== run 1 ==
// logarithm
module logarithm #(
	parameter n = 16,
	parameter m = 24,
	parameter k = 5 ,
	parameter p = 24
) (
	input        clk  ,  
	input        reset,  
	input        start,
	input  [0:n] x    ,
	output [1:p] y    ,
	output reg   done
);
Size in the first run: roughly 2200 cells after synthesis, about 45 I/O pins.
clock: 7.99 ns
lec_check: 0
abc_area: 0
cap_margin: 20
cell_pad_in_sites_detail_placement: 2
cell_pad_in_sites_global_placement: 1
core_margin: 2
core_utilization: 61
cts_cluster_diameter: 45
cts_cluster_size: 43
gpl_routability_driven: 0
gpl_timing_driven: 0
max_routing_layer: met4
min_routing_layer: met2
place_density_lb_addon: 0.21
setup_slack_margin: 0.83
slew_margin: 25
run.sh (not shown) runs the stock make flow with config.mk's settings and CLKGATE_MAP_FILE=.
What ended run 1 was a tool error in detailed placement; the run never finished.
#### Input delta (run 2 over run 1)
# run 1
export LEC_CHECK = 0
export ABC_AREA = 0
export CAP_MARGIN = 20
export CELL_PAD_IN_SITES_DETAIL_PLACEMENT = 2
export CELL_PAD_IN_SITES_GLOBAL_PLACEMENT = 1
export CORE_MARGIN = 2
export CORE_UTILIZATION = 61
export CTS_CLUSTER_DIAMETER = 45
export CTS_CLUSTER_SIZE = 43
export GPL_ROUTABILITY_DRIVEN = 0
export GPL_TIMING_DRIVEN = 0
export MAX_ROUTING_LAYER = met4
export MIN_ROUTING_LAYER = met2
export PLACE_DENSITY_LB_ADDON = 0.21
export SETUP_SLACK_MARGIN = 0.83
export SLEW_MARGIN = 25
create_clock -name core_clock -period 7.99 [get_ports {clk}]
# run 2
export LEC_CHECK = 0
export CAP_MARGIN = 20
export CORE_MARGIN = 2
export CORE_UTILIZATION = 66
export CTS_CLUSTER_DIAMETER = 44
export SLEW_MARGIN = 20
create_clock -name core_clock -period 8.37 [get_ports {clk}]
Findings:
Run 2 completed every stage of the flow, and the final layout passed the timing, design-rule and antenna checks. Run 2 -> run 1: post-synthesis instance area delta 0, exact match. Compared with run 1, run 2 shows a lower area of the core region. Run 2 against run 1: number of standard-cell rows in the floorplan -3, effective utilization at floorplan went up. ~same count of different cell masters after synthesis in run 2 and run 1. Diff run 2 and run 1: die boundary width higher in run 1. Die area ends up lower on run 2.
## Diff of input files: run 3 against run 2
# run 2
export LEC_CHECK = 0
export CAP_MARGIN = 20
export CORE_MARGIN = 2
export CORE_UTILIZATION = 66
export CTS_CLUSTER_DIAMETER = 44
export SLEW_MARGIN = 20
create_clock -name core_clock -period 8.37 [get_ports {clk}]
# run 3
export LEC_CHECK = 0
export CAP_MARGIN = 20
export CORE_ASPECT_RATIO = 0.53
export CORE_MARGIN = 2
export CORE_UTILIZATION = 66
export CTS_CLUSTER_DIAMETER = 44
export CTS_CLUSTER_SIZE = 31
export SETUP_SLACK_MARGIN = 0.98
export SLEW_MARGIN = 20
create_clock -name core_clock -period 8.37 [get_ports {clk}]
### Flow results
Sum of net half-perimeters after detailed placement (run 3 vs. run 2) increases by more than 10%. Taking run 2 as the reference, in run 3 number of nets produced by synthesis level, area growth from synthesis to final layout went up. Looking at cell area after layout, run 3 sits about 3.6% higher than run 2 does. Any difference in die area between run 3 and run 2 is small enough to ignore. Taking run 2 as the reference, in run 3 largest stage delay on the critical path went down 0.23 ns, total power -about 0.32%, final hold slack grew by 0.024 ns.
Inputs modified between run 3 and run 4:
# run 3
export LEC_CHECK = 0
export CAP_MARGIN = 20
export CORE_ASPECT_RATIO = 0.53
export CORE_MARGIN = 2
export CORE_UTILIZATION = 66
export CTS_CLUSTER_DIAMETER = 44
export CTS_CLUSTER_SIZE = 31
export SETUP_SLACK_MARGIN = 0.98
export SLEW_MARGIN = 20
create_clock -name core_clock -period 8.37 [get_ports {clk}]
# run 4
export LEC_CHECK = 0
export CAP_MARGIN = 20
export CORE_MARGIN = 2
export CORE_UTILIZATION = 72
export PLACE_DENSITY_LB_ADDON = 0.0
export SETUP_SLACK_MARGIN = 1.63
export SLEW_MARGIN = 20
create_clock -name core_clock -period 8.03 [get_ports {clk}]
--- outcome ---
Tap cell instance count, run 3 and run 4: lower on run 4
Diff run 3 -> run 4 | total chip power | increase of 53 µW
Run 4: sequential share of cell area is 0.33 points lower than what run 3 reported.
Met2 demand-to-capacity share in global routing: run 4 > run 3
The run showing the smaller die size is run 4.
The share of power burned in combinational logic was comparable across run 3 and run 4.
Power and IR drop assume default switching activity.
